==> flow/design.v <==
`timescale 1ns / 1ps
module IntFilterBlock 
#(	
	parameter OutDataWidth = 18
)
(
	input Clk_i,
	input Rst_i,
	input [OutDataWidth-1:0] Data_i,
	input DataNd_i,
	output [OutDataWidth-1:0] Data_o,
	output DataValid_o
);
	reg [OutDataWidth-1:0] outAcc;
	reg outVal;
	assign Data_o = outAcc;
	assign DataValid_o = outVal;
	always @(posedge Clk_i or posedge Rst_i) begin
		if (Rst_i) begin
			outAcc <= {OutDataWidth{1'b0}};
			outVal <= 1'b0;
		end else begin
			if (DataNd_i) begin
				outAcc <= outAcc+Data_i;
				outVal <= 1'b1;
			end else begin
				outAcc <= {OutDataWidth{1'b0}};
				outVal <= 1'b0;
			end 
		end
	end
endmodule
`timescale 1ns / 1ps
module DecimBlock
#(	
	parameter OutDataWidth = 18,
	parameter DecimCntWidth = 7
)
(
	input Clk_i,
	input Rst_i,
	input [2:0]	DecimFactor_i,
	input [OutDataWidth-1:0] Data_i,
	input DataVal_i,
	output [OutDataWidth-1:0] Data_o,
	output DataVal_o
);
	reg [DecimCntWidth-1:0] decimCnt;
	reg [2:0] decimFactor;
	assign Data_o = Data_i;
	assign DataVal_o = DataVal_i? (decimCnt == 0):1'b0;
	always	@(posedge Clk_i or posedge Rst_i)	begin
		if	(Rst_i) begin
			decimFactor <= 3'd1;
		end else begin
			if (DecimFactor_i <= 3'd1)	begin
				decimFactor <= 3'd1;
			end else begin
				decimFactor <= DecimFactor_i;
			end
		end
	end
	always @(posedge Clk_i or posedge Rst_i) begin
		if (Rst_i) begin
			decimCnt <= {DecimCntWidth{1'b0}};
		end else begin
			if (DataVal_i) begin
				if (decimCnt == decimFactor-1) begin
					decimCnt <= {DecimCntWidth{1'b0}};
				end else begin
					decimCnt <= decimCnt+7'd1;
				end
			end else begin
				decimCnt <= {DecimCntWidth{1'b0}};
			end
		end
	end
endmodule
`timescale 1ns / 1ps
module CombFilterBlock 
#(
	parameter	M=4,
	parameter	OutDataWidth	=	18
)
(
	input Clk_i,
	input Rst_i,
	input [OutDataWidth-1:0] Data_i,
	input DataNd_i,
	output [OutDataWidth-1:0] Data_o,
	output DataValid_o
);
	reg signed	[OutDataWidth-1:0] sumResult;
	reg	dataValid;
	reg	signed	[OutDataWidth-1:0] delData [M-1:0];
	assign Data_o = sumResult;
	assign DataValid_o = dataValid;
	genvar i;
	generate 
		for (i=0; i<M; i=i+1) begin: DelayGen
			always @(posedge Clk_i or posedge Rst_i) begin
				if (Rst_i) begin
					delData [i] <= {OutDataWidth{1'b0}};
				end else if (DataNd_i) begin
					if (i==0) begin
						delData [i] <= Data_i;
					end	else	begin
						delData [i] <= delData[i-1];
					end
				end
			end
		end
	endgenerate 
	always @(posedge Clk_i or posedge Rst_i) begin
		if (Rst_i) begin
			sumResult <= {OutDataWidth{1'b0}};
			dataValid <= 1'b0;
		end else begin
			if (DataNd_i) begin
				sumResult <= Data_i-delData[M-1];
				dataValid <= 1'b1;
			end else begin
				dataValid <= 1'b0;
			end
		end
	end
endmodule
`timescale 1ns / 1ps
module CicFilter
#(
	parameter N = 4,	 
	parameter M = 1,	 
	parameter InDataWidth	=	14,
	parameter OutDataWidth	=	32,
	parameter DecimCntWidth	=	7
)
(
	input Clk_i,
	input Rst_i,
	input [2:0]	DecimFactor_i,
	input [InDataWidth-1:0] Data_i,
	input DataNd_i,
	output [OutDataWidth-1:0] Data_o,
	output DataValid_o
);
	localparam	ExtendBitNum	=	OutDataWidth-InDataWidth;
	wire	[OutDataWidth-1:0]	adcExtData	=	{{ExtendBitNum{Data_i[InDataWidth-1]}},Data_i};
	wire	[OutDataWidth-1:0]	inData	[N-1:0];
	wire	[OutDataWidth-1:0]	intFilteredData	[N-1:0];
	wire	intFilteredDataValid	[N-1:0];
	wire	intDataVal	[N-1:0];
	wire	[OutDataWidth-1:0]	decimIntData;
	wire	decimIntDataValid;
	wire	[OutDataWidth-1:0]	combFilteredData	[N-1:0];
	wire	[OutDataWidth-1:0]	combInData	[N-1:0];
	wire	combDataVal	[N-1:0];
	wire	combFilteredDataVal	[N-1:0];
	assign	Data_o	=	combFilteredData[N-1];
	assign	DataValid_o	=	combFilteredDataVal[N-1];
genvar i,j;
generate 
	for (i=0; i<N; i=i+1)	begin: IntFilterGen
		assign	inData	[i]		=	(i==0)?adcExtData:intFilteredData[i-1];
		assign	intDataVal[i]	=	(i==0)?DataNd_i:intFilteredDataValid[i-1];
		IntFilterBlock 
		#(	
			.OutDataWidth	(OutDataWidth)
		)
		IntFilterBlock
		(
			.Clk_i			(Clk_i),
			.Rst_i			(Rst_i),
			.Data_i			(inData[i]),
			.DataNd_i		(intDataVal[i]),
			.Data_o			(intFilteredData[i]),
			.DataValid_o	(intFilteredDataValid[i])
		);
	end	
	DecimBlock
	#(	
		.OutDataWidth	(OutDataWidth),
		.DecimCntWidth	(DecimCntWidth)
	)
	DecimBlock
	(
		.Clk_i			(Clk_i),
		.Rst_i			(Rst_i),
		.DecimFactor_i	(DecimFactor_i),
		.Data_i			(intFilteredData[N-1]),
		.DataVal_i		(intFilteredDataValid[N-1]),
		.Data_o			(decimIntData),
		.DataVal_o		(decimIntDataValid)
	);
	for (j=0; j<N; j=j+1)	begin: CombFilterGen
		assign	combInData	[j]	=	(j==0)?decimIntData:combFilteredData[j-1];
		assign	combDataVal	[j]	=	(j==0)?decimIntDataValid:combFilteredDataVal[j-1];
		CombFilterBlock 
		#(	
			.M(M),
			.OutDataWidth	(OutDataWidth)
		)
		CombFilterBlock
		(
			.Clk_i			(Clk_i),
			.Rst_i			(Rst_i),
			.Data_i			(combInData[j]),
			.DataNd_i		(combDataVal[j]),
			.Data_o			(combFilteredData[j]),
			.DataValid_o	(combFilteredDataVal[j])
		);
	end
endgenerate
endmodule
==> flow/run.sh <==
#!/bin/bash
# the make line also repeats each setting of config.mk as NAME=value (left out here)
make -C /OpenROAD-flow-scripts/flow DESIGN_CONFIG=/design/flow/config.mk WORK_HOME=/design/flow/orfs CLKGATE_MAP_FILE= finish
==> flow/config.mk <==
export PLATFORM = sky130hd
export DESIGN_NAME = CicFilter
export DESIGN_NICKNAME = CicFilter
export VERILOG_FILES = /design/flow/design.v
export SDC_FILE = /design/flow/constraint.sdc
export NUM_CORES = 4
export LEC_CHECK = 0
export CAP_MARGIN = 20
export CORE_MARGIN = 2
export CORE_UTILIZATION = 66
export SETUP_SLACK_MARGIN = -0.22
export SLEW_MARGIN = 20
==> flow/constraint.sdc <==
create_clock -name core_clock -period 2.48 [get_ports {Clk_i}]
set_input_delay 0.4960 -clock core_clock [delete_from_list [all_inputs] [get_ports {Clk_i}]]
set_output_delay 0.4960 -clock core_clock [all_outputs]
set_load 0.01 [all_outputs]
==> impl_metrics.yaml, run 1 <==
# flow metrics
synth:
  ys.flop_type: "dfrtp_1"
  synth_area_um2: 26700
  ys_chip_area_um2: 26700
  synthAoiAreaFrac_pct: 21.1
  avgSynthCellArea_um2: 9.02
  yosys.area_share.simple_pct: 15.0
  ys_ff: 402
  edf_count: 0
  top_cell_area_share_pct: 37.6
  synth_warnings: 5
  synth_cells: 2955
  synth-cells-yosys: 2955
  top_cells_by_area: "dfrtp_1 (38%), ha_1 (12%), o21ai_0 (4.9%), nand2_1 (4.3%), a21o_1 (4.2%)"
  synth_seq_share_pct: 37.7
  yosys.area.top_type: "dfrtp_1"
  syn_nets: 3234
  ys_sh_mux_pct: 3.55
  xor_share_pct: 6.01
  ys_top_logic_family: "AND-OR/OR-AND gates"
  synth_top_cell_by_count: "dfrtp_1"
  common_cells: "dfrtp_1 (401), nand2_1 (304), o21ai_0 (259), ha_1 (251), a21oi_1 (215)"
  adder_share_pct: 12.4
  synth_cell_type_count: 73
  async_flop_share_pct: 100
place:
  place_area_um2: 31600
  post-dp-hpwl_um: 53600
  placed_cells_incl_taps: 3958
  place.gp.congestion: 0.943
  io_buffers: 52
clock_tree:
  clk_path_buf_depth: 3
  cts_inserted_buffers: 44
  cts-hold-fix-buffers: 0
  htreeDepth: 2
  cts-root-buf: "clkbuf_16"
  cts.sinks: 402
die:
  fp-utilization_pct: 66.9
  die-area_um2: 42000
  die_x_um: 205
  num_rows: 73
  num_io_pins: 53
  core_area_um2: 39800
  fp.dieH_um: 205
status:
  status: "did not finish"
  stop_stage: "5_1_grt"
[through the flow]
| step | hold WS (ns) | setup slack, ns |
|---|---|---|
| after CTS | 0.186 | -0.495 |
| after detailed placement | 0.482 | -1.01 |
| after global placement | 0.458 | -0.968 |
| after floorplan | 0.352 | -3.43 |
[repair_timing]
action | CTS
pin swaps | 142
endpoints found under the setup margin | 116
gates resized | 233
buffers inserted | 65
==> inputs of run 2 (changes only) <==
- CELL_PAD_IN_SITES_DETAIL_PLACEMENT: unset -> 1
- CELL_PAD_IN_SITES_GLOBAL_PLACEMENT: unset -> 2
- CORE_UTILIZATION: 66 -> 48
- CTS_CLUSTER_SIZE: unset -> 25
- GPL_ROUTABILITY_DRIVEN: unset -> 0
- MIN_ROUTING_LAYER: unset -> met2
- PLACE_DENSITY_LB_ADDON: unset -> 0.19
- SETUP_SLACK_MARGIN: -0.22 -> 0.13
- TNS_END_PERCENT: unset -> 45
- clock period: 2.48 -> 3.01 ns (I/O delays scaled with it)
==> impl_metrics.yaml, run 2 <==
# generated from flow reports
sta:
  setup_viol: 6
  setup_ws_ns: -0.0649
  finalCritPeriodShare_pct: 102
  max_freq_mhz: 325
  fin_skew_ns: 0.0272
  grt_setup_unrepaired: "true"
  relSlewSlack_pct: 36.6
  layout_min_cycle_time_ns: 3.07
  hold_viol_final: 0
  drv_slew: 0
  tightest_slew_ns: 0.950
cells_and_area:
  final-comb-area_um2: 17000
  final_nets: 3521
  syn2layout_area_growth_pct: 24.2
  fillCellCount: 6189
  seqCellArea_um2: 10100
status:
  status: "failed layout checks"
  check-failures: "setup timing"
clock_tree:
  clkTransAtPathRegs_ns: 0.07
  htreeDepth: 2
  tritoncts: "built"
  cts.sinks: 402
  cts-root-buf: "clkbuf_16"
  cts_inserted_buffers: 49
  clk_path_buf_depth: 3
  clk_latency_ns: 0.63
setup_path:
  worst_setup_path_start_kind: "flop"
  critPathKind: "flop to flop"
  r2r-end: "CombFilterGen[2].CombFilterBlock.sumResult[30]"
  path_common_cell: "a21oi_4"
  crit_arrival_ns: 3.58
  cp_max_fo: 3
  r2r_cells: 14
  cp_top_family: "AND-OR/OR-AND gates"
  crit_path_top_delay_cell: "fa_2"
  worstPathRequired_ns: 3.52
  cp.depth: 14
  path_cells: "inv_1 -> ha_2 -> fa_2 -> nor2b_4 -> o31a_1 -> o311ai_2 -> buf_4 -> a21oi_4 -> a21oi_4 -> o211ai_1 -> buf_4 -> a21oi_4 -> xnor2_2 -> mux2_4"
  worstSetupEndpointType: "flop"
  max_stage_delay_ns: 0.41
  reg2reg_slack_ns: -0.06
  crit_path_end: "CombFilterGen[2].CombFilterBlock.sumResult[30]"
  crit_start: "CombFilterGen[1].CombFilterBlock.sumResult[0]"
  path_buffers: 3
  rr_startpoint: "CombFilterGen[1].CombFilterBlock.sumResult[0]"
synth:
  xor_share_pct: 6.01
  synth_area_um2: 26700
  synth_seq_share_pct: 37.7
  common_cells: "dfrtp_1 (401), nand2_1 (304), o21ai_0 (259), ha_1 (251), a21oi_1 (215)"
  synth-cells-yosys: 2955
  ys_ff: 402
  avgSynthCellArea_um2: 9.02
  top_cells_by_area: "dfrtp_1 (38%), ha_1 (12%), o21ai_0 (4.9%), nand2_1 (4.3%), a21o_1 (4.2%)"
  syn_nets: 3234
  ys.flop_type: "dfrtp_1"
  async_flop_share_pct: 100
  ys_top_logic_family: "AND-OR/OR-AND gates"
  adder_share_pct: 12.4
  synth_top_cell_by_count: "dfrtp_1"
  synth_cells: 2955
  ys_chip_area_um2: 26700
  ys_sh_mux_pct: 3.55
  synth_cell_type_count: 73
  top_cell_area_share_pct: 37.6
  synthAoiAreaFrac_pct: 21.1
  yosys.area_share.simple_pct: 15.0
  edf_count: 0
  yosys.area.top_type: "dfrtp_1"
  synth_warnings: 5
global_routing:
  track_usage_pct: 40.8
  grt_pass1_wl_um: 127000
  first_global_vias: 36200
  gr-total-overflow: 0
  grt_max_degree: 99
  antenna_found_initial: 0
place:
  post-place-ws_ns: -0.580
  io_buffers: 52
  post-dp-hpwl_um: 55800
detailed_routing:
  route.vias.total: 33000
  drt_wl_total_um: 83600
  drtIter0Drc: 5204
  drtAntennaViolNets: 0
  avgViaCountPerCell: 8.19
  dr.pass1.iters: 8
  wire_per_inst_um: 20.7
  drc: 0
flow_run:
  cap_violations: 0
  warnings: 30
die:
  die-area_um2: 57400
  die_x_um: 240
  fp-utilization_pct: 48.5
  fp.dieH_um: 240
  num_io_pins: 53
  core_area_um2: 55000
  num_rows: 86
hold_path:
  min_path_type: "input pin to asynchronous set/reset pin"
[run 2: final cells by class]
| type | instances | area share (%) |
|---|---|---|
| Antenna cell | 2 | 0.0151 |
| Clock buffer | 72 | 4.18 |
| Clock inverter | 19 | 0.639 |
| Inverter | 201 | 2.30 |
| Multi-Input combinational cell | 2253 | 51.2 |
| Sequential cell | 402 | 30.4 |
| Tap cell | 748 | 2.83 |
| Timing Repair Buffer | 335 | 8.42 |
[run 2: repair_timing]
action	4_1_cts	5_1_grt
setup endpoints to repair	80	108
pin swaps	58	142
hold buffers	0	0
gates resized	112	227
buffers inserted	42	37
[run 2: layer usage]
layer | vias up | GRT usage [%] | wire, µm
met5 | - | 3.12 | 80
met4 | 4 | 8.33 | 8560
li1 | 10900 | - | -
met3 | 1122 | 46.4 | 29000
met1 | 11500 | - | 0
met2 | 9457 | 55.4 | 46000
[run 2: through the flow]
step                      hold slack (ns)  instances  cell area (µm²)  util, %  setup TNS [ns]
after floorplan                     0.352       2955            26700        -        -1206.51
after global placement              0.469       3860            29400     53.4           -5.78
after detailed placement            0.484       3860            29400     53.4           -9.39
after CTS                           0.384       3993            31700     57.7               0
after global routing                0.439       4030            33100     60.2           -2.30
final                               0.436       4032            33100     60.2          -0.177
==> inputs of run 3 (changes only) <==
- CELL_PAD_IN_SITES_DETAIL_PLACEMENT: 1 -> unset
- CELL_PAD_IN_SITES_GLOBAL_PLACEMENT: 2 -> unset
- CORE_MARGIN: 2 -> 8
- CORE_UTILIZATION: 48 -> 21
- CTS_CLUSTER_SIZE: 25 -> unset
- GPL_ROUTABILITY_DRIVEN: 0 -> unset
- HOLD_SLACK_MARGIN: unset -> 0.2
- PLACE_DENSITY_LB_ADDON: 0.19 -> unset
- SETUP_SLACK_MARGIN: 0.13 -> unset
- SLEW_MARGIN: 20 -> 25
- TNS_END_PERCENT: 45 -> unset
- clock period: 3.01 -> 4.0 ns (I/O delays scaled with it)
==> impl_metrics.yaml, run 3 <==
# generated from flow reports
setup_path:
  cp_top_family: "AND-OR/OR-AND gates"
  worstSetupEndpointType: "flop"
  r2r_cells: 12
  crit_start: "CombFilterGen[0].CombFilterBlock.sumResult[0]"
  r2r-end: "CombFilterGen[1].CombFilterBlock.sumResult[26]"
  worst_setup_path_start_kind: "flop"
  cp.depth: 12
  worstPathRequired_ns: 4.49
  critPathKind: "flop to flop"
  cp_max_fo: 5
  crit_path_top_delay_cell: "o31a_1"
  reg2reg_slack_ns: 0.53
  crit_path_end: "CombFilterGen[1].CombFilterBlock.sumResult[26]"
  crit_arrival_ns: 3.96
  max_stage_delay_ns: 0.43
  path_cells: "inv_1 -> ha_1 -> fa_1 -> nand2b_1 -> a21boi_0 -> o21ai_0 -> a22oi_1 -> a211oi_1 -> o31a_1 -> o31ai_2 -> xor2_1 -> mux2_2"
  rr_startpoint: "CombFilterGen[0].CombFilterBlock.sumResult[0]"
  path_buffers: 1
global_routing:
  first_global_vias: 31600
  grt_pass1_wl_um: 99100
  track_usage_pct: 12.6
  grt_max_degree: 99
  gr-total-overflow: 0
  antenna_found_initial: 0
cells_and_area:
  syn2layout_area_growth_pct: 14.8
  instances_no_fill: 4659
  final_nets: 3256
  fin_util_pct: 24.3
detailed_routing:
  wire_per_inst_um: 12.7
  avgViaCountPerCell: 6.25
  drt_wl_total_um: 59100
  drc: 0
  drtAntennaViolNets: 0
  diodes: 0
  dr.pass1.iters: 54
  route.vias.total: 29100
  drtIter0Drc: 3233
synth:
  synthAoiAreaFrac_pct: 21.1
  top_cells_by_area: "dfrtp_1 (38%), ha_1 (12%), o21ai_0 (4.9%), nand2_1 (4.3%), a21o_1 (4.2%)"
  common_cells: "dfrtp_1 (401), nand2_1 (304), o21ai_0 (259), ha_1 (251), a21oi_1 (215)"
  synth_seq_share_pct: 37.7
  synth_top_cell_by_count: "dfrtp_1"
  avgSynthCellArea_um2: 9.02
  synth-cells-yosys: 2955
  ys_chip_area_um2: 26700
  top_cell_area_share_pct: 37.6
  ys_top_logic_family: "AND-OR/OR-AND gates"
  ys.flop_type: "dfrtp_1"
  async_flop_share_pct: 100
  edf_count: 0
  synth_warnings: 5
  yosys.area.top_type: "dfrtp_1"
  ys_sh_mux_pct: 3.55
  adder_share_pct: 12.4
  synth_area_um2: 26700
  syn_nets: 3234
  ys_ff: 402
  synth_cells: 2955
  yosys.area_share.simple_pct: 15.0
  synth_cell_type_count: 73
  xor_share_pct: 6.01
clock_tree:
  clkTransAtPathRegs_ns: 0.07
  cts-hold-fix-buffers: 0
  cts_inserted_buffers: 44
  htreeDepth: 2
  post_cts_resized: 0
  cts.sinks: 402
  cts-root-buf: "clkbuf_16"
  cts_setup_buffers: 0
  clk_latency_ns: 0.62
  tritoncts: "built"
  clk_path_buf_depth: 3
hold_path:
  min_path_type: "flop to flop"
  whs_path_depth: 1
  min_to: "DecimBlock.decimCnt[0]"
  hold_start: "DecimBlock.decimCnt[0]"
sta:
  whs_ns: 0.479
  layout_min_cycle_time_ns: 3.47
  finalCritPeriodShare_pct: 86.8
  hold_viol_final: 0
  drv_slew: 0
  relSlewSlack_pct: 37.3
  grt_setup_unrepaired: "false"
  tightest_slew_ns: 0.941
  max_freq_mhz: 288
  tns_ns: 0
  setup_viol: 0
  fin_skew_ns: 0.0321
place:
  placed_cells_incl_taps: 4581
  post-dp-hpwl_um: 42600
  io_buffers: 52
  place.gp.congestion: 0.845
flow_run:
  cap_violations: 0
  warnings: 28
die:
  die_x_um: 372
  core_area_um2: 126000
  num_rows: 130
  fp.dieH_um: 372
  num_io_pins: 53
  fp-utilization_pct: 21.2
  die-area_um2: 139000
status:
  status: "no timing/DRC/antenna violations"
[run 3: metrics by stage]
step	setup slack (ns)	area, µm²
after CTS	0.505	30600
after global placement	0.148	29100
after floorplan	-2.21	26700
after global routing	0.233	30600
after detailed placement	0.131	29100
final	0.527	30600
[run 3: layout make-up]
type | count | area (µm²)
clock inverters | 16 | 191
repair buffers | 75 | 756
clock buffers | 62 | 1290
inverters | 201 | 758
multi-input cells | 2253 | 15500
well taps | 1650 | 2060
flip-flops and latches | 402 | 10100
fillers | 13600 | 95100
[run 3: metal layers]
layer,GRT usage [%],wire (µm),vias to the layer above,share of wire [%]
li1,-,-,10400,-
met1,-,0,11000,0
met2,13.5,29300,7355,50
met3,19.5,27000,438,46
met4,1.92,2750,4,4.7
met5,1.81,54,-,0.091
==> inputs of run 4 (changes only) <==
- CORE_MARGIN: 8 -> 2
- CORE_UTILIZATION: 21 -> 68
- CTS_CLUSTER_SIZE: unset -> 21
- HOLD_SLACK_MARGIN: 0.2 -> unset
- MIN_ROUTING_LAYER: met2 -> unset
- PLACE_DENSITY: unset -> 0.62
- SLEW_MARGIN: 25 -> 20
- clock period: 4.0 -> 2.75 ns (I/O delays scaled with it)
==> impl_metrics.yaml, run 4 <==
# flow metrics
status:
  status: "did not finish"
  stop_stage: "5_1_grt"
die:
  die-area_um2: 40800
  fp.dieH_um: 202
  num_rows: 72
  num_io_pins: 53
  fp-utilization_pct: 69.0
  die_x_um: 202
  core_area_um2: 38600
clock_tree:
  cts-root-buf: "clkbuf_16"
  cts_inserted_buffers: 44
  htreeDepth: 2
  cts-hold-fix-buffers: 0
  clk_path_buf_depth: 3
  cts.sinks: 402
synth:
  top_cell_area_share_pct: 37.6
  synth_seq_share_pct: 37.7
  async_flop_share_pct: 100
  ys_top_logic_family: "AND-OR/OR-AND gates"
  synth_cells: 2955
  ys_ff: 402
  top_cells_by_area: "dfrtp_1 (38%), ha_1 (12%), o21ai_0 (4.9%), nand2_1 (4.3%), a21o_1 (4.2%)"
  ys_sh_mux_pct: 3.55
  common_cells: "dfrtp_1 (401), nand2_1 (304), o21ai_0 (259), ha_1 (251), a21oi_1 (215)"
  yosys.area.top_type: "dfrtp_1"
  avgSynthCellArea_um2: 9.02
  synth_area_um2: 26700
  ys.flop_type: "dfrtp_1"
  synth_warnings: 5
  synth-cells-yosys: 2955
  yosys.area_share.simple_pct: 15.0
  ys_chip_area_um2: 26700
  adder_share_pct: 12.4
  synth_cell_type_count: 73
  syn_nets: 3234
  synthAoiAreaFrac_pct: 21.1
  xor_share_pct: 6.01
  synth_top_cell_by_count: "dfrtp_1"
  edf_count: 0
place:
  io_buffers: 52
  post-dp-hpwl_um: 52100
  place_area_um2: 30300
  post-place-ws_ns: -0.782
  place.gp.congestion: 0.957
## run 4: what timing repair did
| item | in CTS |
|---|---|
| resized | 207 |
| pin swaps | 133 |
| setup buffers | 48 |
| endpoints found under the setup margin | 101 |
## run 4: stage by stage
stage | util [%] | std cells | setup TNS [ns]
global placement | 78.4 | 3787 | -16.17
floorplan | - | 2955 | -1290.11
CTS | 85.5 | 3910 | -1.26
detailed placement | 78.4 | 3787 | -23.73
==> inputs of run 5 (changes only) <==
- ABC_AREA: unset -> 1
- CORE_UTILIZATION: 68 -> 72
- CTS_CLUSTER_DIAMETER: unset -> 400
- CTS_CLUSTER_SIZE: 21 -> 99
- PLACE_DENSITY: 0.62 -> 0.38
- SETUP_SLACK_MARGIN: unset -> 0.43
- TNS_END_PERCENT: unset -> 10
- clock period: 2.75 -> 1.87 ns (I/O delays scaled with it)
==> impl_metrics.yaml, run 5 <==
# flow metrics
synth:
  synth_top_cell_by_count: "nand2_1"
  edf_count: 0
  synthAoiAreaFrac_pct: 9.73
  synth_warnings: 5
  ys_sh_mux_pct: 0
  syn_nets: 5332
  top_cell_area_share_pct: 31.3
  synth_area_um2: 32100
  async_flop_share_pct: 100
  ys_ff: 402
  adder_share_pct: 10.3
  yosys.area_share.simple_pct: 34.7
  yosys.area.top_type: "dfrtp_1"
  ys.flop_type: "dfrtp_1"
  synth_cells: 5053
  avgSynthCellArea_um2: 6.35
  xor_share_pct: 1.94
  ys_chip_area_um2: 32100
  synth_cell_type_count: 40
  synth-cells-yosys: 5053
  top_cells_by_area: "dfrtp_1 (31%), nand2_1 (21%), inv_1 (11%), ha_1 (9.8%), nor2_1 (4.7%)"
  common_cells: "nand2_1 (1,832), inv_1 (934), dfrtp_1 (401), nor2_1 (401), a21oi_1 (278)"
  ys_top_logic_family: "simple AND/OR/NAND/NOR gates"
  synth_seq_share_pct: 31.3
place:
  post-place-ws_ns: -0.556
  post-dp-hpwl_um: 70500
  place.gp.congestion: 0.975
  io_buffers: 52
die:
  fp-utilization_pct: 72.8
  num_rows: 77
  die_x_um: 215
  fp.dieH_um: 215
  core_area_um2: 44100
  num_io_pins: 53
  die-area_um2: 46300
status:
  stop_stage: "5_1_grt"
  status: "did not finish"
  stop_error: "[ERROR GRT-0232] Routing congestion too high. Check the congestion heatmap in the GUI."
clock_tree:
  clk_path_buf_depth: 3
  cts.sinks: 402
  htreeDepth: 1
  cts_inserted_buffers: 8
  cts-root-buf: "clkbuf_16"
global_routing:
  gr-total-overflow: 27
  track_usage_pct: 82.4
[run 5: per-stage QoR]
stage / std cells / area [µm²] / hold slack, ns / setup TNS, ns
3_3_place_gp: 5908 / 35300 / 0.462 / -15.33
3_5_place_dp: 5908 / 35300 / 0.469 / -22.26
4_1_cts: 5956 / 37900 / 0.165 / -1.56
2_1_floorplan: 5053 / 32100 / 0.349 / -1573.11
[run 5: layer usage]
| metal | GRT overflow | global-route usage, % |
|---|---|---|
| met5 | 0 | 49.7 |
| met4 | 13 | 80.7 |
| met3 | 8 | 74.1 |
| met2 | 6 | 93.5 |
| met1 | 0 | 81.8 |
[run 5: timing repair]
item / CTS
pin swaps: 129
endpoints found under the setup margin: 318
buffers inserted: 36
cloned: 0
gates resized: 512
hold buffers: 0
==> inputs of run 6 (changes only) <==
- ABC_AREA: 1 -> unset
- CTS_CLUSTER_DIAMETER: 400 -> 352
- CTS_CLUSTER_SIZE: 99 -> 22
- PLACE_DENSITY: 0.38 -> unset
- PLACE_DENSITY_LB_ADDON: unset -> 0.15
- SETUP_SLACK_MARGIN: 0.43 -> 0.86
- TNS_END_PERCENT: 10 -> unset
- clock period: 1.87 -> 3.04 ns (I/O delays scaled with it)
==> impl_metrics.yaml, run 6 <==
# flow metrics
status:
  status: "did not finish"
  stop_stage: "5_1_grt"
synth:
  ys_sh_mux_pct: 3.55
  synth_top_cell_by_count: "dfrtp_1"
  synth_cell_type_count: 73
  ys_chip_area_um2: 26700
  ys_ff: 402
  xor_share_pct: 6.01
  syn_nets: 3234
  ys_top_logic_family: "AND-OR/OR-AND gates"
  edf_count: 0
  top_cell_area_share_pct: 37.6
  async_flop_share_pct: 100
  synth-cells-yosys: 2955
  top_cells_by_area: "dfrtp_1 (38%), ha_1 (12%), o21ai_0 (4.9%), nand2_1 (4.3%), a21o_1 (4.2%)"
  common_cells: "dfrtp_1 (401), nand2_1 (304), o21ai_0 (259), ha_1 (251), a21oi_1 (215)"
  synthAoiAreaFrac_pct: 21.1
  synth_area_um2: 26700
  synth_warnings: 5
  adder_share_pct: 12.4
  yosys.area.top_type: "dfrtp_1"
  yosys.area_share.simple_pct: 15.0
  ys.flop_type: "dfrtp_1"
  synth_cells: 2955
  synth_seq_share_pct: 37.7
  avgSynthCellArea_um2: 9.02
place:
  io_buffers: 52
  place.gp.congestion: 0.952
  post-dp-hpwl_um: 47800
  placed_cells_incl_taps: 3453
clock_tree:
  cts-hold-fix-buffers: 0
  clk_path_buf_depth: 3
  cts.sinks: 402
  htreeDepth: 1
  cts-root-buf: "clkbuf_16"
  cts_inserted_buffers: 22
die:
  fp.dieH_um: 196
  die-area_um2: 38600
  num_rows: 70
  core_area_um2: 36500
  fp-utilization_pct: 73.0
  num_io_pins: 53
  die_x_um: 196
run 6: per-stage QoR:
step           worst slack, ns  util (%)  cell area [µm²]
2_1_floorplan            -2.98         -            27600
3_5_place_dp            -0.361      79.4            29000
4_1_cts                  0.132      87.6            32000
3_3_place_gp            -0.292      79.4            29000
run 6: repair_timing:
item                       CTS
setup endpoints to repair  173
gates resized              245
setup buffers              154
pin swaps                  190
==> inputs of run 7 (changes only) <==
- CTS_CLUSTER_DIAMETER: 352 -> unset
- CTS_CLUSTER_SIZE: 22 -> 21
- PLACE_DENSITY: unset -> 0.67
- PLACE_DENSITY_LB_ADDON: 0.15 -> unset
- SETUP_SLACK_MARGIN: 0.86 -> unset
- clock period: 3.04 -> 2.75 ns (I/O delays scaled with it)
==> impl_metrics.yaml, run 7 <==
# flow metrics
die:
  fp.dieH_um: 196
  die_x_um: 196
  die-area_um2: 38600
  num_rows: 70
  core_area_um2: 36500
  num_io_pins: 53
  fp-utilization_pct: 73.0
synth:
  ys.flop_type: "dfrtp_1"
  ys_sh_mux_pct: 3.55
  synth_seq_share_pct: 37.7
  synth_top_cell_by_count: "dfrtp_1"
  yosys.area.top_type: "dfrtp_1"
  common_cells: "dfrtp_1 (401), nand2_1 (304), o21ai_0 (259), ha_1 (251), a21oi_1 (215)"
  edf_count: 0
  ys_ff: 402
  adder_share_pct: 12.4
  synth-cells-yosys: 2955
  top_cells_by_area: "dfrtp_1 (38%), ha_1 (12%), o21ai_0 (4.9%), nand2_1 (4.3%), a21o_1 (4.2%)"
  synthAoiAreaFrac_pct: 21.1
  top_cell_area_share_pct: 37.6
  ys_top_logic_family: "AND-OR/OR-AND gates"
  async_flop_share_pct: 100
  ys_chip_area_um2: 26700
  avgSynthCellArea_um2: 9.02
  synth_cells: 2955
  syn_nets: 3234
  synth_area_um2: 26700
  xor_share_pct: 6.01
  synth_warnings: 5
  synth_cell_type_count: 73
  yosys.area_share.simple_pct: 15.0
status:
  stop_error: "[ERROR GRT-0232] Routing congestion too high. Check the congestion heatmap in the GUI."
  stop_stage: "5_1_grt"
  status: "did not finish"
global_routing:
  gr-total-overflow: 571
  track_usage_pct: 90.1
place:
  post-dp-hpwl_um: 52000
  io_buffers: 52
  place.gp.congestion: 0.937
  placed_cells_incl_taps: 3688
clock_tree:
  cts_inserted_buffers: 44
  htreeDepth: 2
  cts-root-buf: "clkbuf_16"
  cts-hold-fix-buffers: 0
  clk_path_buf_depth: 3
  cts.sinks: 402
[run 7: metrics by stage]
stage / setup WS, ns / instance area (µm²) / util (%)
2_1_floorplan: -3.21 / 26700 / -
4_1_cts: -0.200 / 32400 / 88.7
3_5_place_dp: -0.883 / 29900 / 81.9
3_3_place_gp: -0.679 / 29900 / 81.9
[run 7: metal layers]
metal,GRT overflow,global-route usage [%]
met5,1,57.2
met4,236,96.5
met3,11,78.4
met2,307,102
met1,16,88.2
[run 7: timing repair]
item                       in CTS
setup buffers                  36
gates resized                 183
setup endpoints to repair     108
pin swaps                      85
==> inputs of run 8 (changes only) <==
- CAP_MARGIN: 20 -> 5
- CELL_PAD_IN_SITES_DETAIL_PLACEMENT: unset -> 2
- CORE_UTILIZATION: 72 -> 21
- CTS_CLUSTER_DIAMETER: unset -> 128
- CTS_CLUSTER_SIZE: 21 -> unset
- GPL_TIMING_DRIVEN: unset -> 1
- PLACE_DENSITY: 0.67 -> unset
- PLACE_DENSITY_LB_ADDON: unset -> 0.19
- SETUP_SLACK_MARGIN: unset -> 0.23
- clock period: 2.75 -> 2.76 ns (I/O delays scaled with it)
==> impl_metrics.yaml, run 8 <==
# generated from flow reports
synth:
  ys_sh_mux_pct: 3.55
  ys_top_logic_family: "AND-OR/OR-AND gates"
  synthAoiAreaFrac_pct: 21.1
  top_cells_by_area: "dfrtp_1 (38%), ha_1 (12%), o21ai_0 (4.9%), nand2_1 (4.3%), a21o_1 (4.2%)"
  edf_count: 0
  synth_cells: 2955
  syn_nets: 3234
  synth_warnings: 5
  adder_share_pct: 12.4
  ys_ff: 402
  async_flop_share_pct: 100
  avgSynthCellArea_um2: 9.02
  ys.flop_type: "dfrtp_1"
  xor_share_pct: 6.01
  synth-cells-yosys: 2955
  yosys.area_share.simple_pct: 15.0
  synth_cell_type_count: 73
  synth_seq_share_pct: 37.7
  synth_area_um2: 26700
  common_cells: "dfrtp_1 (401), nand2_1 (304), o21ai_0 (259), ha_1 (251), a21oi_1 (215)"
  yosys.area.top_type: "dfrtp_1"
  ys_chip_area_um2: 26700
  top_cell_area_share_pct: 37.6
  synth_top_cell_by_count: "dfrtp_1"
sta:
  relSlewSlack_pct: 38.3
  grt_setup_unrepaired: "true"
  tightest_slew_ns: 0.925
  finalCritPeriodShare_pct: 105
  max_freq_mhz: 344
  hold_viol_final: 0
  setup_ws_ns: -0.149
  drv_slew: 0
  layout_min_cycle_time_ns: 2.91
  setup_viol: 30
  fin_skew_ns: 0.0248
detailed_routing:
  drt_wl_total_um: 82200
  dr.pass1.iters: 5
  drc: 0
  wire_per_inst_um: 15.8
  diodes: 0
  avgViaCountPerCell: 4.50
  route.vias.total: 23500
  drtAntennaViolNets: 0
  drtIter0Drc: 780
clock_tree:
  htreeDepth: 2
  clkTransAtPathRegs_ns: 0.06
  cts-root-buf: "clkbuf_16"
  clk_latency_ns: 0.63
  cts-hold-fix-buffers: 0
  cts_inserted_buffers: 53
  clk_path_buf_depth: 3
  tritoncts: "built"
  cts.sinks: 402
hold_path:
  min_path_type: "input pin to asynchronous set/reset pin"
setup_path:
  max_stage_delay_ns: 0.51
  crit_path_end: "IntFilterGen[2].IntFilterBlock.outAcc[31]"
  reg2reg_slack_ns: -0.15
  path_cells: "ha_4 -> a21o_1 -> a21oi_2 -> nor2b_2 -> or3_4 -> a221o_1 -> o2111a_2 -> or4b_4 -> a21oi_2 -> nor3b_4"
  crit_path_top_delay_cell: "or4b_4"
  path_common_cell: "a21oi_2"
  rr_startpoint: "IntFilterGen[2].IntFilterBlock.outAcc[12]"
  crit_start: "IntFilterGen[2].IntFilterBlock.outAcc[12]"
  worst_setup_path_start_kind: "flop"
  path_buffers: 0
  worstSetupEndpointType: "flop"
  critPathKind: "flop to flop"
  crit_arrival_ns: 3.40
  r2r_cells: 10
  cp.depth: 10
  r2r-end: "IntFilterGen[2].IntFilterBlock.outAcc[31]"
  worstPathRequired_ns: 3.25
  cp_max_fo: 3
  cp_top_family: "AND-OR/OR-AND gates"
die:
  fp-utilization_pct: 21.2
  core_area_um2: 126000
  num_rows: 130
  die-area_um2: 130000
  num_io_pins: 53
  die_x_um: 360
  fp.dieH_um: 360
place:
  io_buffers: 52
  post-dp-hpwl_um: 58200
  place_area_um2: 32300
  place.gp.congestion: 0.776
  placed_cells_incl_taps: 4970
global_routing:
  antenna_found_initial: 0
  first_global_vias: 25700
  grt_pass1_wl_um: 135000
  track_usage_pct: 12.2
  gr-total-overflow: 0
  grt_max_degree: 101
cells_and_area:
  syn2layout_area_growth_pct: 42.7
  instances_no_fill: 5208
  fin_area_um2: 38000
  final_nets: 3793
flow_run:
  cap_violations: 0
  warnings: 32
status:
  check-failures: "setup timing"
  status: "failed layout checks"
-- run 8: per-stage QoR --
stage	utilization, %	TNS [ns]	worst slack [ns]	hold WS [ns]
floorplan	-	-1286.89	-3.20	0.352
global placement	25.7	-16.99	-0.694	0.469
detailed placement	25.7	-22.25	-0.767	0.481
CTS	29.1	-1.63	-0.122	0.198
global route	30.3	-8.77	-0.278	0.244
finish	30.3	-1.25	-0.149	0.229
-- run 8: per-layer routing --
metal / up-vias / track usage [%] / wire (µm)
li1: 11600 / - / -
met1: 11600 / 15.6 / 37600
met2: 147 / 22.1 / 41800
met3: 80 / 1.42 / 1590
met4: 0 / 2.43 / 1250
met5: - / 0 / 0
-- run 8: area by class of cell --
class,count,area (µm²)
clock buffer,73,1540
clock inverter,26,332
fill,13900,87700
inverter,201,761
multi-input combinational,2253,18200
sequential,402,10100
tap,1650,2060
timing repair buffer,603,5120
-- run 8: what timing repair did --
action | in CTS | in global routing
resized | 370 | 219
pin swaps | 187 | 149
setup endpoints to repair | 135 | 151
buffers inserted | 85 | 54
==> inputs of run 9 (changes only) <==
- CAP_MARGIN: 5 -> 40
- CELL_PAD_IN_SITES_DETAIL_PLACEMENT: 2 -> unset
- CORE_UTILIZATION: 21 -> 72
- CTS_CLUSTER_DIAMETER: 128 -> 395
- CTS_CLUSTER_SIZE: unset -> 14
- GPL_TIMING_DRIVEN: 1 -> unset
- HOLD_SLACK_MARGIN: unset -> 0.03
- PLACE_DENSITY_LB_ADDON: 0.19 -> 0.24
- SETUP_SLACK_MARGIN: 0.23 -> -0.14
- clock period: 2.76 -> 1.54 ns (I/O delays scaled with it)
==> impl_metrics.yaml, run 9 <==
# flow metrics
die:
  fp.dieH_um: 196
  num_io_pins: 53
  fp-utilization_pct: 73.0
  num_rows: 70
  die_x_um: 196
  die-area_um2: 38600
  core_area_um2: 36500
place:
  post-dp-hpwl_um: 88000
  place.gp.congestion: 0.962
  post-place-ws_ns: -1.77
  io_buffers: 52
synth:
  ys_chip_area_um2: 26700
  ys_ff: 402
  edf_count: 0
  yosys.area_share.simple_pct: 15.0
  adder_share_pct: 12.4
  syn_nets: 3234
  ys_sh_mux_pct: 3.55
  synth_cells: 2955
  synth_cell_type_count: 73
  synth_top_cell_by_count: "dfrtp_1"
  ys.flop_type: "dfrtp_1"
  top_cells_by_area: "dfrtp_1 (38%), ha_1 (12%), o21ai_0 (4.9%), nand2_1 (4.3%), a21o_1 (4.2%)"
  synth_warnings: 5
  common_cells: "dfrtp_1 (401), nand2_1 (304), o21ai_0 (259), ha_1 (251), a21oi_1 (215)"
  avgSynthCellArea_um2: 9.02
  xor_share_pct: 6.01
  synthAoiAreaFrac_pct: 21.1
  top_cell_area_share_pct: 37.6
  synth_area_um2: 26700
  ys_top_logic_family: "AND-OR/OR-AND gates"
  yosys.area.top_type: "dfrtp_1"
  synth_seq_share_pct: 37.7
  synth-cells-yosys: 2955
  async_flop_share_pct: 100
status:
  stop_error: "[ERROR DPL-0038] Utilization greater than 100%, impossible to legalize"
  status: "did not finish"
  stop_stage: "4_1_cts"
## run 9: per-stage QoR
stage / cell area (µm²) / util [%] / std cells / setup TNS [ns]
3_5_place_dp: 35200 / 96.3 / 4252 / -252.58
3_3_place_gp: 35200 / 96.3 / 4252 / -196.26
2_1_floorplan: 27700 / - / 2955 / -1810.28
==> inputs of run 10 (changes only) <==
- CAP_MARGIN: 40 -> 20
- CORE_UTILIZATION: 72 -> 65
- CTS_CLUSTER_DIAMETER: 395 -> unset
- CTS_CLUSTER_SIZE: 14 -> unset
- HOLD_SLACK_MARGIN: 0.03 -> unset
- PLACE_DENSITY_LB_ADDON: 0.24 -> unset
- SETUP_SLACK_MARGIN: -0.14 -> unset
- clock period: 1.54 -> 2.92 ns (I/O delays scaled with it)
==> impl_metrics.yaml, run 10 <==
# generated from flow reports
synth:
  yosys.area_share.simple_pct: 15.0
  yosys.area.top_type: "dfrtp_1"
  synthAoiAreaFrac_pct: 21.1
  async_flop_share_pct: 100
  ys_top_logic_family: "AND-OR/OR-AND gates"
  top_cells_by_area: "dfrtp_1 (38%), ha_1 (12%), o21ai_0 (4.9%), nand2_1 (4.3%), a21o_1 (4.2%)"
  avgSynthCellArea_um2: 9.02
  xor_share_pct: 6.01
  syn_nets: 3234
  ys_ff: 402
  synth_top_cell_by_count: "dfrtp_1"
  ys_sh_mux_pct: 3.55
  common_cells: "dfrtp_1 (401), nand2_1 (304), o21ai_0 (259), ha_1 (251), a21oi_1 (215)"
  synth_area_um2: 26700
  synth_seq_share_pct: 37.7
  synth_warnings: 5
  ys_chip_area_um2: 26700
  ys.flop_type: "dfrtp_1"
  top_cell_area_share_pct: 37.6
  synth-cells-yosys: 2955
  synth_cell_type_count: 73
  edf_count: 0
  synth_cells: 2955
  adder_share_pct: 12.4
clock_tree:
  htreeDepth: 2
  clkTransAtPathRegs_ns: 0.06
  clk_latency_ns: 0.59
  tritoncts: "built"
  cts.sinks: 402
  cts_inserted_buffers: 45
  clk_path_buf_depth: 3
  cts-root-buf: "clkbuf_16"
cells_and_area:
  fin_area_um2: 32000
  syn2layout_area_growth_pct: 20.1
  final_nets: 3507
detailed_routing:
  drc: 0
  avgViaCountPerCell: 6.13
  route.vias.total: 23300
  diodes: 0
  drt_wl_total_um: 72100
  wire_per_inst_um: 19.0
  dr.pass1.iters: 6
  drtAntennaViolNets: 0
  drtIter0Drc: 1576
die:
  num_rows: 74
  die_x_um: 207
  die-area_um2: 42600
  num_io_pins: 53
  fp.dieH_um: 207
  core_area_um2: 40600
  fp-utilization_pct: 65.6
global_routing:
  gr-total-overflow: 0
  grt_max_degree: 96
  grt_pass1_wl_um: 111000
  first_global_vias: 23200
  antenna_found_initial: 0
  track_usage_pct: 31.9
setup_path:
  worstSetupEndpointType: "flop"
  critPathKind: "flop to flop"
  rr_startpoint: "CombFilterGen[2].CombFilterBlock.sumResult[0]"
  path_cells: "inv_2 -> ha_4 -> fa_2 -> nor2b_1 -> o21ai_1 -> nand2b_1 -> a311o_1 -> a211o_1 -> o211ai_4 -> a2111oi_4 -> o31a_1 -> o31ai_2"
  cp_max_fo: 3
  max_stage_delay_ns: 0.40
  path_buffers: 1
  worst_setup_path_start_kind: "flop"
  worstPathRequired_ns: 3.41
  reg2reg_slack_ns: -0.12
  r2r_cells: 12
  crit_start: "CombFilterGen[2].CombFilterBlock.sumResult[0]"
  crit_path_top_delay_cell: "dfrtp_1"
  r2r-end: "CombFilterGen[3].CombFilterBlock.sumResult[30]"
  crit_arrival_ns: 3.53
  cp.depth: 12
  crit_path_end: "CombFilterGen[3].CombFilterBlock.sumResult[30]"
  cp_top_family: "AND-OR/OR-AND gates"
sta:
  whs_ns: 0.435
  fin_skew_ns: 0.0291
  hold_viol_final: 0
  relSlewSlack_pct: 34.7
  drv_slew: 0
  setup_ws_ns: -0.119
  tightest_slew_ns: 0.980
  max_freq_mhz: 329
  grt_setup_unrepaired: "true"
  setup_viol: 8
  finalCritPeriodShare_pct: 104
  layout_min_cycle_time_ns: 3.04
hold_path:
  min_path_type: "input pin to asynchronous set/reset pin"
status:
  check-failures: "setup timing"
  status: "failed layout checks"
place:
  place.gp.congestion: 0.918
  post-dp-hpwl_um: 49000
  place_area_um2: 29200
  io_buffers: 52
flow_run:
  cap_violations: 0
  warnings: 31
run 10: layout make-up:
cell class	count	area, µm²
clock buffers	58	1240
clock inverters	24	288
fillers	2650	8640
inverters	201	758
multi-input cells	2253	16300
flip-flops and latches	402	10100
well taps	532	666
repair buffers	325	2680
run 10: metal layers:
metal  track usage, %  share of wire [%]  vias to the layer above
met5                0                  0                        -
met4             14.9                5.3                        0
met3             4.38                3.9                      286
met2             58.0                 51                      683
met1             37.1                 39                    11300
li1                 -                  -                    11000
run 10: repair_timing:
action / in CTS / in global routing
cloned: 0 / 0
endpoints found under the setup margin: 42 / 91
resized: 49 / 146
pin swaps: 30 / 77
hold buffers: 0 / 0
buffers inserted: 34 / 25
run 10: metrics by stage:
stage / setup WS [ns] / util, % / TNS [ns] / instances
floorplan: -3.08 / - / -1235.43 / 2955
global placement: -0.602 / 71.9 / -6.81 / 3659
detailed placement: -0.628 / 71.9 / -9.03 / 3659
CTS: 0.000434 / 76.7 / 0 / 3775
global route: -0.183 / 78.8 / -1.85 / 3795
finish: -0.119 / 78.8 / -0.463 / 3795
==> inputs of run 11 (changes only) <==
- ABC_AREA: unset -> 1
- CAP_MARGIN: 20 -> 5
- CELL_PAD_IN_SITES_DETAIL_PLACEMENT: unset -> 0
- CORE_ASPECT_RATIO: unset -> 1.09
- CORE_UTILIZATION: 65 -> 71
- CTS_CLUSTER_DIAMETER: unset -> 325
- CTS_CLUSTER_SIZE: unset -> 15
- GPL_ROUTABILITY_DRIVEN: unset -> 1
- MAX_ROUTING_LAYER: unset -> met5
- MIN_ROUTING_LAYER: unset -> met1
- SETUP_SLACK_MARGIN: unset -> -0.07
- TNS_END_PERCENT: unset -> 25
- clock period: 2.92 -> 2.0 ns (I/O delays scaled with it)
==> impl_metrics.yaml, run 11 <==
# generated from flow reports
synth:
  ys_sh_mux_pct: 0
  synth_seq_share_pct: 31.3
  adder_share_pct: 10.3
  xor_share_pct: 1.94
  synth-cells-yosys: 5053
  edf_count: 0
  synthAoiAreaFrac_pct: 9.73
  syn_nets: 5332
  synth_top_cell_by_count: "nand2_1"
  ys_chip_area_um2: 32100
  yosys.area.top_type: "dfrtp_1"
  synth_area_um2: 32100
  async_flop_share_pct: 100
  avgSynthCellArea_um2: 6.35
  ys.flop_type: "dfrtp_1"
  synth_cells: 5053
  common_cells: "nand2_1 (1,832), inv_1 (934), dfrtp_1 (401), nor2_1 (401), a21oi_1 (278)"
  yosys.area_share.simple_pct: 34.7
  synth_warnings: 5
  synth_cell_type_count: 40
  top_cell_area_share_pct: 31.3
  top_cells_by_area: "dfrtp_1 (31%), nand2_1 (21%), inv_1 (11%), ha_1 (9.8%), nor2_1 (4.7%)"
  ys_ff: 402
  ys_top_logic_family: "simple AND/OR/NAND/NOR gates"
global_routing:
  gr-total-overflow: 0
  first_global_vias: 30700
  antenna_found_initial: 1
  grt_pass1_wl_um: 145000
  grt_max_degree: 80
  track_usage_pct: 37.2
setup_path:
  cp.depth: 12
  path_common_cell: "nand2_1"
  path_buffers: 1
  r2r-end: "CombFilterGen[3].CombFilterBlock.sumResult[31]"
  worst_setup_path_start_kind: "flop"
  crit_path_end: "CombFilterGen[3].CombFilterBlock.sumResult[31]"
  crit_start: "CombFilterGen[2].CombFilterBlock.sumResult[1]"
  crit_arrival_ns: 2.61
  crit_path_top_delay_cell: "dfrtp_1"
  reg2reg_slack_ns: -0.12
  rr_startpoint: "CombFilterGen[2].CombFilterBlock.sumResult[1]"
  worstPathRequired_ns: 2.48
  worstSetupEndpointType: "flop"
  r2r_cells: 12
  max_stage_delay_ns: 0.39
  cp_max_fo: 3
  path_cells: "buf_4 -> ha_1 -> nor2_1 -> nand2_1 -> nand3_1 -> nand2_1 -> nand2_1 -> nand2_2 -> nand2_1 -> nand3_1 -> nand3_1 -> nand2_1"
  critPathKind: "flop to flop"
  cp_top_family: "simple AND/OR/NAND/NOR gates"
clock_tree:
  cts_inserted_buffers: 30
  tritoncts: "built"
  cts-root-buf: "clkbuf_16"
  clkTransAtPathRegs_ns: 0.07
  cts.sinks: 402
  htreeDepth: 1
  cts-hold-fix-buffers: 0
  clk_path_buf_depth: 3
  clk_latency_ns: 0.61
detailed_routing:
  drtAntennaViolNets: 0
  dr.pass1.iters: 9
  route.vias.total: 32400
  wire_per_inst_um: 15.8
  drc: 0
  avgViaCountPerCell: 5.56
  drt_wl_total_um: 92200
  drtIter0Drc: 3130
sta:
  setup_viol: 34
  fin_skew_ns: 0.0230
  grt_setup_unrepaired: "true"
  layout_min_cycle_time_ns: 2.12
  finalCritPeriodShare_pct: 106
  setup_ws_ns: -0.124
  hold_viol_final: 0
  max_freq_mhz: 471
  whs_ns: 0.334
  relSlewSlack_pct: 59.5
  drv_slew: 0
  tightest_slew_ns: 0.607
  tns_ns: -1.39
place:
  post-place-ws_ns: -0.453
  placed_cells_incl_taps: 5761
  place.gp.congestion: 0.958
  post-dp-hpwl_um: 67600
  io_buffers: 52
cells_and_area:
  final_nets: 5508
  fin_util_pct: 80.0
  instances_no_fill: 5823
  syn2layout_area_growth_pct: 11.6
  fillCellCount: 3267
flow_run:
  warnings: 31
  cap_violations: 0
hold_path:
  min_path_type: "input pin to flop"
  min_to: "DecimBlock.decimFactor[2]"
  whs_path_depth: 1
  hold_start: "DecimFactor_i[2]"
die:
  die_x_um: 208
  num_io_pins: 53
  fp.dieH_um: 226
  core_area_um2: 44800
  fp-utilization_pct: 71.7
  num_rows: 81
  die-area_um2: 46900
status:
  check-failures: "setup timing"
  status: "failed layout checks"
-- run 11: final cells by class --
cell class              count  area (µm²)  area share (%)
multi-input cells        3637       18800            52.4
flip-flops and latches    402       10100            28.1
inverters                 945        3550            9.91
repair buffers            213        1890            5.28
clock buffers              43         821            2.29
well taps                 581         727            2.03
clock inverters             1        5.00          0.0140
diodes                      1        2.50         0.00699
-- run 11: what timing repair did --
item | 4_1_cts | 5_1_grt
buffers inserted | 1 | 17
resized | 14 | 127
gates cloned | 0 | 0
endpoints found under the setup margin | 25 | 114
pin swaps | 0 | 15
-- run 11: per-stage QoR --
step           cell area [µm²]
2_1_floorplan            32100
3_3_place_gp             34300
3_5_place_dp             34300
4_1_cts                  35200
5_1_grt                  35800
6_report                 35800
-- run 11: metal layers --
layer  GRT usage, %  routed length [µm]  vias up
met5              0                   0        -
met4           18.7                5240        0
met3           4.02                5940      412
met2           64.6               44000     1408
met1           46.4               37000    14700
li1               -                   -    15900
==> inputs of run 12 (changes only) <==
- ABC_AREA: 1 -> unset
- CAP_MARGIN: 5 -> 20
- CELL_PAD_IN_SITES_DETAIL_PLACEMENT: 0 -> unset
- CORE_ASPECT_RATIO: 1.09 -> unset
- CORE_UTILIZATION: 71 -> 72
- CTS_CLUSTER_DIAMETER: 325 -> 47
- CTS_CLUSTER_SIZE: 15 -> 22
- GPL_ROUTABILITY_DRIVEN: 1 -> unset
- MAX_ROUTING_LAYER: met5 -> unset
- MIN_ROUTING_LAYER: met1 -> unset
- PLACE_DENSITY_LB_ADDON: unset -> 0.28
- SETUP_SLACK_MARGIN: -0.07 -> 0.47
- TNS_END_PERCENT: 25 -> unset
- clock period: 2.0 -> 3.04 ns (I/O delays scaled with it)
==> impl_metrics.yaml, run 12 <==
# flow metrics
status:
  status: "did not finish"
  stop_stage: "5_1_grt"
  stop_error: "[ERROR GRT-0232] Routing congestion too high. Check the congestion heatmap in the GUI."
synth:
  xor_share_pct: 6.01
  async_flop_share_pct: 100
  yosys.area.top_type: "dfrtp_1"
  synth-cells-yosys: 2955
  synth_cell_type_count: 73
  ys_sh_mux_pct: 3.55
  synth_seq_share_pct: 37.7
  edf_count: 0
  synth_top_cell_by_count: "dfrtp_1"
  ys_ff: 402
  ys_top_logic_family: "AND-OR/OR-AND gates"
  top_cell_area_share_pct: 37.6
  synth_area_um2: 26700
  ys.flop_type: "dfrtp_1"
  top_cells_by_area: "dfrtp_1 (38%), ha_1 (12%), o21ai_0 (4.9%), nand2_1 (4.3%), a21o_1 (4.2%)"
  synth_cells: 2955
  synth_warnings: 5
  yosys.area_share.simple_pct: 15.0
  adder_share_pct: 12.4
  ys_chip_area_um2: 26700
  synthAoiAreaFrac_pct: 21.1
  common_cells: "dfrtp_1 (401), nand2_1 (304), o21ai_0 (259), ha_1 (251), a21oi_1 (215)"
  avgSynthCellArea_um2: 9.02
  syn_nets: 3234
die:
  fp-utilization_pct: 73.0
  die-area_um2: 38600
  num_rows: 70
  num_io_pins: 53
  die_x_um: 196
  core_area_um2: 36500
  fp.dieH_um: 196
place:
  io_buffers: 52
  place_area_um2: 28600
  place.gp.congestion: 0.944
  post-dp-hpwl_um: 48400
  placed_cells_incl_taps: 3498
clock_tree:
  clk_path_buf_depth: 3
  htreeDepth: 2
  cts-root-buf: "clkbuf_16"
  cts_inserted_buffers: 46
  cts.sinks: 402
  cts-hold-fix-buffers: 0
global_routing:
  gr-total-overflow: 215
  track_usage_pct: 84.7
-- run 12: through the flow --
stage	setup slack [ns]	TNS [ns]	hold WS (ns)
floorplan	-2.98	-1196.84	0.352
global placement	-0.279	-2.74	0.470
detailed placement	-0.376	-4.62	0.473
CTS	0.185	0	0.481
-- run 12: repair_timing --
| action | in CTS |
|---|---|
| setup endpoints to repair | 130 |
| resized | 328 |
| buffers inserted | 172 |
| pin swaps | 175 |
-- run 12: metal layers --
| layer | overflow | track usage [%] |
|---|---|---|
| met5 | 0 | 54.9 |
| met4 | 101 | 88.7 |
| met3 | 5 | 73.4 |
| met2 | 105 | 96.9 |
| met1 | 4 | 82.6 |
==> inputs of run 13 (changes only) <==
- CORE_UTILIZATION: 72 -> 65
- CTS_CLUSTER_DIAMETER: 47 -> unset
- CTS_CLUSTER_SIZE: 22 -> unset
- PLACE_DENSITY_LB_ADDON: 0.28 -> unset
- SETUP_SLACK_MARGIN: 0.47 -> unset
- clock period: 3.04 -> 2.73 ns (I/O delays scaled with it)
==> impl_metrics.yaml, run 13 <==
# generated from flow reports
setup_path:
  worstSetupEndpointType: "flop"
  crit_start: "CombFilterGen[2].CombFilterBlock.sumResult[1]"
  cp_top_family: "AND-OR/OR-AND gates"
  critPathKind: "flop to flop"
  r2r_cells: 12
  max_stage_delay_ns: 0.46
  crit_arrival_ns: 3.61
  cp_max_fo: 3
  crit_path_top_delay_cell: "dfrtp_1"
  path_cells: "inv_1 -> fa_2 -> nor2b_1 -> o21ai_1 -> nand2b_1 -> a311o_1 -> a211o_1 -> o211ai_4 -> buf_6 -> nand2_4 -> a21o_1 -> a221o_1"
  worstPathRequired_ns: 3.20
  cp.depth: 12
  worst_setup_path_start_kind: "flop"
  crit_path_end: "CombFilterGen[3].CombFilterBlock.sumResult[24]"
  path_buffers: 2
  rr_startpoint: "CombFilterGen[2].CombFilterBlock.sumResult[1]"
  reg2reg_slack_ns: -0.40
  r2r-end: "CombFilterGen[3].CombFilterBlock.sumResult[24]"
synth:
  ys.flop_type: "dfrtp_1"
  ys_sh_mux_pct: 3.55
  yosys.area_share.simple_pct: 15.0
  top_cells_by_area: "dfrtp_1 (38%), ha_1 (12%), o21ai_0 (4.9%), nand2_1 (4.3%), a21o_1 (4.2%)"
  yosys.area.top_type: "dfrtp_1"
  xor_share_pct: 6.01
  edf_count: 0
  synth_seq_share_pct: 37.7
  adder_share_pct: 12.4
  avgSynthCellArea_um2: 9.02
  async_flop_share_pct: 100
  synth_cells: 2955
  synth_top_cell_by_count: "dfrtp_1"
  synth_warnings: 5
  ys_chip_area_um2: 26700
  top_cell_area_share_pct: 37.6
  common_cells: "dfrtp_1 (401), nand2_1 (304), o21ai_0 (259), ha_1 (251), a21oi_1 (215)"
  ys_top_logic_family: "AND-OR/OR-AND gates"
  synth_cell_type_count: 73
  synthAoiAreaFrac_pct: 21.1
  synth-cells-yosys: 2955
  syn_nets: 3234
  ys_ff: 402
  synth_area_um2: 26700
die:
  num_io_pins: 53
  fp.dieH_um: 207
  die-area_um2: 42600
  core_area_um2: 40600
  num_rows: 74
  die_x_um: 207
  fp-utilization_pct: 65.6
detailed_routing:
  wire_per_inst_um: 20.7
  drc: 0
  dr.pass1.iters: 7
  drt_wl_total_um: 82200
  route.vias.total: 25000
  drtIter0Drc: 2297
  diodes: 0
  avgViaCountPerCell: 6.32
  drtAntennaViolNets: 0
clock_tree:
  clk_latency_ns: 0.60
  cts_inserted_buffers: 44
  tritoncts: "built"
  htreeDepth: 2
  cts.sinks: 402
  cts-root-buf: "clkbuf_16"
  clk_path_buf_depth: 3
  cts-hold-fix-buffers: 0
  clkTransAtPathRegs_ns: 0.07
status:
  status: "failed layout checks"
  check-failures: "setup timing"
cells_and_area:
  final_nets: 3678
  fillCellCount: 2221
  final-comb-area_um2: 17200
  fin_util_pct: 84.3
  fin_area_um2: 34300
  seqCellArea_um2: 10100
  syn2layout_area_growth_pct: 28.6
place:
  post-place-ws_ns: -0.872
  post-dp-hpwl_um: 49800
  place_area_um2: 30200
  place.gp.congestion: 0.948
  io_buffers: 52
sta:
  setup_viol: 70
  layout_min_cycle_time_ns: 3.13
  hold_viol_final: 0
  max_freq_mhz: 319
  tightest_slew_ns: 1.03
  grt_setup_unrepaired: "true"
  finalCritPeriodShare_pct: 115
  drv_slew: 0
  relSlewSlack_pct: 31.5
  fin_skew_ns: 0.0248
  setup_ws_ns: -0.404
global_routing:
  grt_max_degree: 101
  gr-total-overflow: 0
  grt_pass1_wl_um: 116000
  antenna_found_initial: 0
  track_usage_pct: 33.4
  first_global_vias: 24100
hold_path:
  min_path_type: "input pin to flop"
  whs_path_depth: 1
  min_to: "DecimBlock.decimFactor[1]"
  hold_start: "DecimFactor_i[1]"
flow_run:
  cap_violations: 0
  warnings: 34
==> run 13: repair_timing <==
item	4_1_cts	5_1_grt
cloned	0	0
gates resized	178	242
pin swaps	115	179
buffers inserted	52	59
setup endpoints to repair	92	112
==> run 13: layout make-up <==
class / instances / area share (%)
clock inverters: 13 / 0.496
inverters: 201 / 2.23
flip-flops and latches: 402 / 29.4
repair buffers: 497 / 11.9
clock buffers: 67 / 3.79
well taps: 532 / 1.94
multi-input cells: 2253 / 50.3
==> run 13: through the flow <==
stage	TNS, ns	std cells	hold WS, ns
finish	-8.41	3965	0.434
global route	-16.17	3965	0.437
CTS	-1.66	3917	0.392
detailed placement	-20.86	3789	0.472
global placement	-16.57	3789	0.460
floorplan	-1296.54	2955	0.352
==> run 13: routing by layer <==
metal	share of wire (%)	global-route usage, %	up-vias
li1	-	-	11400
met2	52	61.9	1131
met3	5.1	3.74	435
met5	0	0	-
met1	37	38.8	12100
met4	6.0	14.6	0
